indigo:
Design path_math, start of the top module:
module path_math
    (input [11:0] location,  
     input [11:0] target,  
     input [4:0] current_orientation,  
     input clock,
     input enable,
     input reset,
     output reg done,
	  output reg [4:0] needed_orientation,  
     output reg [11:0] move_command);
export LEC_CHECK = 0
export ABC_AREA = 1
export CAP_MARGIN = 20
export CELL_PAD_IN_SITES_DETAIL_PLACEMENT = 0
export CORE_ASPECT_RATIO = 1.07
export CORE_MARGIN = 2
export CORE_UTILIZATION = 72
export CTS_CLUSTER_DIAMETER = 328
export CTS_CLUSTER_SIZE = 13
export GPL_ROUTABILITY_DRIVEN = 0
export GPL_TIMING_DRIVEN = 1
export MAX_ROUTING_LAYER = met4
export PLACE_DENSITY_LB_ADDON = 0.09
export SETUP_SLACK_MARGIN = -0.43
export SLEW_MARGIN = 35
export TNS_END_PERCENT = 80
create_clock -name core_clock -period 6.98 [get_ports {clock}]
run.sh (not shown) runs the stock make flow with config.mk's settings and CLKGATE_MAP_FILE=.
indigo never completed; the flow aborted with a tool error in global routing.
Modified inputs, juniper compared to indigo
- CTS_CLUSTER_DIAMETER: 328 -> unset
- GPL_ROUTABILITY_DRIVEN: 0 -> unset
- TNS_END_PERCENT: 80 -> unset
- PLACE_DENSITY_LB_ADDON: 0.09 -> unset
- SLEW_MARGIN: 35 -> 20
- CTS_CLUSTER_SIZE: 13 -> unset
- MAX_ROUTING_LAYER: met4 -> unset
- CELL_PAD_IN_SITES_DETAIL_PLACEMENT: 0 -> unset
- CORE_ASPECT_RATIO: 1.07 -> unset
- SETUP_SLACK_MARGIN: -0.43 -> unset
- ABC_AREA: 1 -> unset
- GPL_TIMING_DRIVEN: 1 -> unset
- CORE_UTILIZATION: 72 -> 44
- the clock period (ns, I/O delays scaled along): 6.98 -> 11.0
--- outcome ---
juniper ended with every stage complete and zero timing, DRC or antenna violations. juniper vs indigo: area of the core up. Synthesized cell count: juniper vs indigo down 1,238. What indigo reported for post-synth area from yosys stat has to be multiplied by 0.936 to get the figure for juniper. [juniper vs indigo] starting density of the core: lower in juniper. Compare indigo and juniper | xor and xnor fraction of the mapped netlist area higher: juniper. Die width sits higher in juniper than in indigo. Diff juniper..indigo | share of synthesized registers carrying an async set or reset | negligible.
Inputs modified between juniper and cedar:
- an added CTS_CLUSTER_SIZE of 32
- a change of CORE_UTILIZATION from 44 to 72
- a change of the clock period (ns, I/O delays scaled along) from 11.0 to 7.75
## What came out
The flow completed for cedar, but it is not clean: the layout still shows setup timing. Relative to juniper, the initial antenna violation count of cedar is lower by 5. For per-cell routed wire length, dividing the value from juniper by the value from cedar gives 0.79. Setup slack: cedar worse than juniper.
For amber, these inputs were changed with respect to cedar:
- a change of CORE_UTILIZATION from 72 to 40
- a deleted CTS_CLUSTER_SIZE that had been 32
- a change of the clock period (ns, I/O delays scaled along) from 7.75 to 12.0
==> comparison <==
- [compare] base=cedar new=amber: final cell count now larger; die size now larger.
- Row transition time at the pin with the least slew margin: amber lower / cedar higher
- As of amber, wire length of the first global-routing pass had fallen by a little under 10% compared to cedar.
- cedar completed end to end; final checks failed (setup timing).
- amber finished every stage and its layout cleared the timing, design-rule and antenna checks.
- Final-layout clock buffer total in amber is 18% lower than in cedar
Edits applied to the flow inputs when going from amber to xenon:
- swapping 40 for 58 in CORE_UTILIZATION
- putting SETUP_SLACK_MARGIN at 2.18 where nothing was set
- swapping 12.0 for 8.71 in the clock period (ns, I/O delays scaled along)
--- outcome ---
- Final checks on xenon, whose flow otherwise completed, came back failing, citing setup timing.
- Per the comparison of xenon with amber, total of clock buffers placed in the layout went up by 29%; global-route usage now larger; number of rows created at floorplan lost 20.
- xenon vs. amber: utilization after layout grew by 27 points; HPWL reported at the end of detailed placement held steady.
Inputs modified between xenon and nickel:
- SETUP_SLACK_MARGIN no longer set, was 2.18
- CORE_UTILIZATION now 11, was 58
- the clock period (ns, I/O delays scaled along) now 12.8, was 8.71
Findings:
nickel finished every stage and its layout cleared the timing, design-rule and antenna checks.
[compare] base=xenon new=nickel: required time of the critical path +4060 ps; signal arrival time at the worst endpoint +2390 ps; overall via count from detail_route -about 5.7%; number of nets in the layout -431; post-cts resize count -289.
From xenon to nickel the numbers moved as follows: number of buffers added by the clock tree synthesis step grew by 7; final area shrank by about 0.56%.


Starting RTL as in the previous note.
export LEC_CHECK = 0
export ABC_AREA = 1
export CAP_MARGIN = 20
export CELL_PAD_IN_SITES_DETAIL_PLACEMENT = 1
export CORE_ASPECT_RATIO = 1.07
export CORE_MARGIN = 2
export CORE_UTILIZATION = 30
export CTS_CLUSTER_DIAMETER = 328
export GPL_ROUTABILITY_DRIVEN = 0
export GPL_TIMING_DRIVEN = 1
export MAX_ROUTING_LAYER = met4
export PLACE_DENSITY_LB_ADDON = 0.09
export SETUP_SLACK_MARGIN = -0.43
export SLEW_MARGIN = 35
export TNS_END_PERCENT = 15
create_clock -name core_clock -period 10.1 [get_ports {clock}]
Then changed:
- ABC_AREA: 1 -> not set
- CELL_PAD_IN_SITES_DETAIL_PLACEMENT: 1 -> not set
- CORE_ASPECT_RATIO: 1.07 -> not set
- CORE_UTILIZATION: 30 -> 66
- CTS_CLUSTER_DIAMETER: 328 -> not set
- GPL_ROUTABILITY_DRIVEN: 0 -> not set
- GPL_TIMING_DRIVEN: 1 -> not set
- MAX_ROUTING_LAYER: met4 -> not set
- PLACE_DENSITY_LB_ADDON: 0.09 -> not set
- SETUP_SLACK_MARGIN: -0.43 -> not set
- SLEW_MARGIN: 35 -> 20
- TNS_END_PERCENT: 15 -> not set
- clock period: 10.1 -> 8.88 ns (I/O delays scaled with it)
What happened: Now the flow ran to the end with violations: setup timing; final cell count fell by 27%; synthesized cell count fell by 22%; worst setup slack gets worse by 0.51 ns; critical path depth fell by 1; cell area fell by 1.9%.
Then changed:
- CORE_UTILIZATION: 66 -> 72
- MAX_ROUTING_LAYER: not set -> met4
- clock period: 8.88 -> 7.36 ns (I/O delays scaled with it)
Outcome: The changed run finished but fails on setup timing; hold slack stays flat; wire length climbs by 25%; design area increases by 3.8%; cell count goes up by 1.3%.
Then changed:
- ABC_AREA: not set -> 1
- CTS_CLUSTER_SIZE: not set -> 15
- MAX_ROUTING_LAYER: met4 -> not set
- SETUP_SLACK_MARGIN: not set -> -0.81
- clock period: 7.36 -> 8.22 ns (I/O delays scaled with it)
The changed run finished but fails on setup timing.
Wire length rises by 6.9%.
Final cell count is higher by 22%.
Cell area increases by 1.3%.
Critical path depth rose by 1.
Global-route usage is lower by 0.59 points.
Then changed:
- ABC_AREA: 1 -> not set
- CORE_UTILIZATION: 72 -> 40
- CTS_CLUSTER_SIZE: 15 -> not set
- SETUP_SLACK_MARGIN: -0.81 -> not set
- clock period: 8.22 -> 11.0 ns (I/O delays scaled with it)
Effect: The changed run completed with no timing, DRC or antenna violations. Wire length falls by 25%. Synthesized cell count falls by 22%. Synthesized area decreases by 6.4%. Design area decreases by 10%. Utilization decreases by 39 points.
Then changed:
- CORE_UTILIZATION: 40 -> 61
- CTS_CLUSTER_SIZE: not set -> 47
- SETUP_SLACK_MARGIN: not set -> -0.86
- clock period: 11.0 -> 8.71 ns (I/O delays scaled with it)
After rerunning: The new run completed and failed the layout checks on setup timing. Synthesized cell count does not change. Cell area went up by 4.2%. Sequential share of layout area falls by 0.66 points. Core utilization climbs by 26 points. Register-to-register slack is worse by 2.3 ns. Cell count went down by about 3.2%. Non-clock buffer count came out higher by 316. Worst setup slack loses 1.1 ns. Routed wire length shrinks by about 2.2%.
